==> job 2031 <==
==> flow/design.v <==
module cordic #(parameter WIDTH = 32, ITER = 16)(
    input clk,
    input rst,
    input start,
    input mode,  
    input signed [WIDTH-1:0] x_in,
    input signed [WIDTH-1:0] y_in,
    input signed [WIDTH-1:0] z_in,
    output reg signed [WIDTH-1:0] x_out,
    output reg signed [WIDTH-1:0] y_out,
    output reg signed [WIDTH-1:0] z_out,
    output reg done
);
    localparam signed [WIDTH-1:0] K = 32'sd19898;   
    localparam IDLE = 2'd0, PROCESS = 2'd1, DONE = 2'd2;
    reg signed [WIDTH-1:0] x, y, z;
    reg [4:0] i;
    reg [1:0] state;
    reg mode_r;  
    function signed [WIDTH-1:0] atan_table;
        input [3:0] idx;
        case (idx)
            4'd0:  atan_table = 32'sd25736;
            4'd1:  atan_table = 32'sd15192;
            4'd2:  atan_table = 32'sd8027;
            4'd3:  atan_table = 32'sd4074;
            4'd4:  atan_table = 32'sd2045;
            4'd5:  atan_table = 32'sd1023;
            4'd6:  atan_table = 32'sd511;
            4'd7:  atan_table = 32'sd256;
            4'd8:  atan_table = 32'sd128;
            4'd9:  atan_table = 32'sd64;
            4'd10: atan_table = 32'sd32;
            4'd11: atan_table = 32'sd16;
            4'd12: atan_table = 32'sd8;
            4'd13: atan_table = 32'sd4;
            4'd14: atan_table = 32'sd2;
            default: atan_table = 32'sd1;
        endcase
    endfunction
    always @(posedge clk or posedge rst) begin
        if (rst) begin
            state <= IDLE;
            done <= 0;
            x <= 0; y <= 0; z <= 0;
            x_out <= 0; y_out <= 0; z_out <= 0;
            i <= 0;
            mode_r <= 0;
        end 
        else begin
            case (state)
                IDLE: begin
                    done <= 0;
                    if (start) begin
                        x <= mode ? x_in : K;
                        y <= mode ? y_in : 0;
                        z <= mode ? 0 : z_in;
                        mode_r <= mode;
                        i <= 0;
                        state <= PROCESS;
                    end
                end
                PROCESS: begin
                    if (i < ITER) begin
                        if ((mode_r == 0 && z >= 0) || (mode_r == 1 && y < 0)) begin
                            x <= x - (y >>> i);
                            y <= y + (x >>> i);
                            z <= z - atan_table(i[3:0]);
                        end 
                        else begin
                            x <= x + (y >>> i);
                            y <= y - (x >>> i);
                            z <= z + atan_table(i[3:0]);
                        end
                        i <= i + 1;
                    end 
                    else begin
                        x_out <= x;
                        y_out <= y;
                        z_out <= z;
                        done <= 1;
                        state <= DONE;
                    end
                end
                DONE: begin
                    done <= 0;      
                    state <= IDLE;   
                end
            endcase
        end
    end
endmodule
==> flow/run.sh <==
#!/bin/bash
# the make line also repeats each setting of config.mk as NAME=value (left out here)
make -C /OpenROAD-flow-scripts/flow DESIGN_CONFIG=/design/flow/config.mk WORK_HOME=/design/flow/orfs CLKGATE_MAP_FILE= finish
==> flow/config.mk <==
export PLATFORM = sky130hd
export DESIGN_NAME = cordic
export DESIGN_NICKNAME = cordic
export VERILOG_FILES = /design/flow/design.v
export SDC_FILE = /design/flow/constraint.sdc
export NUM_CORES = 4
export LEC_CHECK = 0
export ABC_AREA = 1
export CAP_MARGIN = 25
export CELL_PAD_IN_SITES_DETAIL_PLACEMENT = 1
export CELL_PAD_IN_SITES_GLOBAL_PLACEMENT = 3
export CORE_MARGIN = 2
export CORE_UTILIZATION = 63
export CTS_CLUSTER_DIAMETER = 67
export GPL_ROUTABILITY_DRIVEN = 0
export MAX_ROUTING_LAYER = met4
export PLACE_DENSITY_LB_ADDON = 0.2
export SLEW_MARGIN = 20
==> flow/constraint.sdc <==
create_clock -name core_clock -period 7.1 [get_ports {clk}]
set_input_delay 1.4200 -clock core_clock [delete_from_list [all_inputs] [get_ports {clk}]]
set_output_delay 1.4200 -clock core_clock [all_outputs]
set_load 0.01 [all_outputs]
==> job 6854: changes against job 2031 <==
ABC_AREA = default   (was 1)
CAP_MARGIN = 20   (was 25)
CELL_PAD_IN_SITES_DETAIL_PLACEMENT = default   (was 1)
CELL_PAD_IN_SITES_GLOBAL_PLACEMENT = default   (was 3)
CORE_UTILIZATION = 66   (was 63)
CTS_CLUSTER_DIAMETER = default   (was 67)
GPL_ROUTABILITY_DRIVEN = default   (was 0)
MAX_ROUTING_LAYER = default   (was met4)
PLACE_DENSITY_LB_ADDON = default   (was 0.2)
==> flow/constraint.sdc (replaced) <==
create_clock -name core_clock -period 6.68 [get_ports {clk}]
set_input_delay 1.3360 -clock core_clock [delete_from_list [all_inputs] [get_ports {clk}]]
set_output_delay 1.3360 -clock core_clock [all_outputs]
set_load 0.01 [all_outputs]
==> job 3317: changes against job 2031 <==
ABC_AREA = default   (was 1)
CAP_MARGIN = 20   (was 25)
CELL_PAD_IN_SITES_DETAIL_PLACEMENT = default   (was 1)
CELL_PAD_IN_SITES_GLOBAL_PLACEMENT = default   (was 3)
CORE_UTILIZATION = 65   (was 63)
CTS_CLUSTER_DIAMETER = default   (was 67)
GPL_ROUTABILITY_DRIVEN = default   (was 0)
MAX_ROUTING_LAYER = default   (was met4)
PLACE_DENSITY_LB_ADDON = default   (was 0.2)
SETUP_SLACK_MARGIN = 1.42   (was default)
==> flow/constraint.sdc (replaced) <==
create_clock -name core_clock -period 5.2 [get_ports {clk}]
set_input_delay 1.0400 -clock core_clock [delete_from_list [all_inputs] [get_ports {clk}]]
set_output_delay 1.0400 -clock core_clock [all_outputs]
set_load 0.01 [all_outputs]
==> qor summary <==
item	job 6854	job 3317	job 2031
XOR/XNOR share of the synthesized area	6.87%	6.87%	4.98%
Instance count of the mapped netlist	2087	2087	2960
Netlist area before placement	0.0189 sq mm	0.0189 sq mm	0.0191 sq mm
Port Buf Inserts	196	196	-
Number of rows created at floorplan	61	62	63
Chip area line of the yosys report	0.0189 sq mm	0.0189 sq mm	0.0191 sq mm
Cell area after placement	0.0212 sq mm	0.0238 sq mm	-
Result of the run	complete, no violations	did not finish	did not finish
Last stage reached	-	global routing (5_1_grt)	global placement without I/O (3_1_place_gp_skip_io)
And+or+nand+nor area frac	14.1%	14.1%	35.3%
Initial standard-cell utilization of the core	67.5%	65.9%	64.2%
Share of synthesized cell area in full adder, half adder and majority cells	7.75%	7.75%	7.64%
Vertical extent of the die	173 um	174 um	178 um
Synth top area share	26.7%	26.7%	26.3%
Buffer depth of the longest clock path	3	3	-
Average size of a mapped cell	9.04 sq um	9.04 sq um	6.46 sq um
I/O pin count	197	197	-
Gates resized, CTS repair	0	245	-

==> tundra: inputs <==
// cordic: RTL as listed in full above, without the edits since
clock: 4.8 ns
lec_check: 0
abc_area: 1
cap_margin: 25
cell_pad_in_sites_detail_placement: 0
core_margin: 2
core_utilization: 72
hold_slack_margin: -0.1
max_routing_layer: met5
place_density: 0.35
setup_slack_margin: 1.44
slew_margin: 20
run.sh (not shown) runs the stock make flow with config.mk's settings and CLKGATE_MAP_FILE=.
==> cedar: changes against tundra <==
==> flow/config.mk (replaced) <==
export PLATFORM = sky130hd
export DESIGN_NAME = cordic
export DESIGN_NICKNAME = cordic
export VERILOG_FILES = /design/flow/design.v
export SDC_FILE = /design/flow/constraint.sdc
export NUM_CORES = 4
export LEC_CHECK = 0
export ABC_AREA = 0
export CAP_MARGIN = 35
export CELL_PAD_IN_SITES_DETAIL_PLACEMENT = 1
export CELL_PAD_IN_SITES_GLOBAL_PLACEMENT = 3
export CORE_ASPECT_RATIO = 0.68
export CORE_MARGIN = 10
export CORE_UTILIZATION = 40
export CTS_CLUSTER_SIZE = 77
export GPL_ROUTABILITY_DRIVEN = 1
export GPL_TIMING_DRIVEN = 0
export MIN_ROUTING_LAYER = met2
export SLEW_MARGIN = 15
export TNS_END_PERCENT = 5
==> flow/constraint.sdc (replaced) <==
create_clock -name core_clock -period 7.0 [get_ports {clk}]
set_input_delay 1.4000 -clock core_clock [delete_from_list [all_inputs] [get_ports {clk}]]
set_output_delay 1.4000 -clock core_clock [all_outputs]
set_load 0.01 [all_outputs]
==> lagoon: changes against tundra <==
==> flow/config.mk (replaced) <==
export PLATFORM = sky130hd
export DESIGN_NAME = cordic
export DESIGN_NICKNAME = cordic
export VERILOG_FILES = /design/flow/design.v
export SDC_FILE = /design/flow/constraint.sdc
export NUM_CORES = 4
export LEC_CHECK = 0
export ABC_AREA = 1
export CAP_MARGIN = 20
export CORE_ASPECT_RATIO = 1.47
export CORE_MARGIN = 2
export CORE_UTILIZATION = 72
export CTS_CLUSTER_DIAMETER = 272
export CTS_CLUSTER_SIZE = 13
export PLACE_DENSITY = 0.42
export SLEW_MARGIN = 20
export TNS_END_PERCENT = 5
==> flow/constraint.sdc (replaced) <==
create_clock -name core_clock -period 3.77 [get_ports {clk}]
set_input_delay 0.7540 -clock core_clock [delete_from_list [all_inputs] [get_ports {clk}]]
set_output_delay 0.7540 -clock core_clock [all_outputs]
set_load 0.01 [all_outputs]
==> xenon: changes against tundra <==
==> flow/config.mk (replaced) <==
export PLATFORM = sky130hd
export DESIGN_NAME = cordic
export DESIGN_NICKNAME = cordic
export VERILOG_FILES = /design/flow/design.v
export SDC_FILE = /design/flow/constraint.sdc
export NUM_CORES = 4
export LEC_CHECK = 0
export ABC_AREA = 0
export CAP_MARGIN = 25
export CELL_PAD_IN_SITES_DETAIL_PLACEMENT = 0
export CELL_PAD_IN_SITES_GLOBAL_PLACEMENT = 3
export CORE_ASPECT_RATIO = 0.77
export CORE_MARGIN = 10
export CORE_UTILIZATION = 48
export CTS_CLUSTER_DIAMETER = 67
export CTS_CLUSTER_SIZE = 62
export GPL_ROUTABILITY_DRIVEN = 0
export GPL_TIMING_DRIVEN = 0
export MAX_ROUTING_LAYER = met4
export PLACE_DENSITY_LB_ADDON = 0.2
export SLEW_MARGIN = 30
export TNS_END_PERCENT = 65
==> flow/constraint.sdc (replaced) <==
create_clock -name core_clock -period 7.1 [get_ports {clk}]
set_input_delay 1.4200 -clock core_clock [delete_from_list [all_inputs] [get_ports {clk}]]
set_output_delay 1.4200 -clock core_clock [all_outputs]
set_load 0.01 [all_outputs]
==> qor summary <==
metric	xenon	cedar	lagoon	tundra
Most frequent cell after synthesis	sky130_fd_sc_hd__nor2_1	sky130_fd_sc_hd__nor2_1	sky130_fd_sc_hd__nand2_1	sky130_fd_sc_hd__nand2_1
Top area contributor share	26.7%	26.7%	26.3%	26.3%
Number of gates given a new drive strength after cts	-	41	-	179
Post-synthesis cell area	18900 sq um	18900 sq um	19100 sq um	19100 sq um
Synth Area in XOR/XNOR	6.87%	6.87%	4.98%	4.98%
Number of instances in the synthesized netlist	2087	2087	2960	2960
Count of placed standard cells including taps	-	2936	3955	3410
Clk Tree Root Cell	-	sky130_fd_sc_hd__clkbuf_16	-	sky130_fd_sc_hd__clkbuf_16
Pre-CTS setup slack	-	-1.09 ns	-1.27 ns	0.109 ns
Post-synthesis sequential area ratio	26.8%	26.8%	26.4%	26.4%
Total die size	47700 sq um	56400 sq um	27900 sq um	27900 sq um
TritonCTS Buffers	-	24	-	23
Count of unique library cells instantiated by Yosys	94	94	61	61
Deepest clock path buffer count	-	3	-	3
Ao+oa area frac	21.7%	21.7%	17.8%	17.8%
Clock Sink Count	-	202	-	202
Number of buffers inserted to repair setup after CTS	-	4	-	42
Weighted congestion at the end of routability-driven global placement	-	1.40	1.20	1.20
Status	stopped before the end	stopped before the end	stopped before the end	stopped before the end
Failing step	global placement without I/O (3_1_place_gp_skip_io)	global routing (5_1_grt)	clock tree synthesis (4_1_cts)	global routing (5_1_grt)
Placeable core area	38600 sq um	46500 sq um	26200 sq um	26100 sq um
Synthesized net count	2302	2302	3175	3175
Adder-cell share of the synthesized area	7.75%	7.75%	7.64%	7.64%
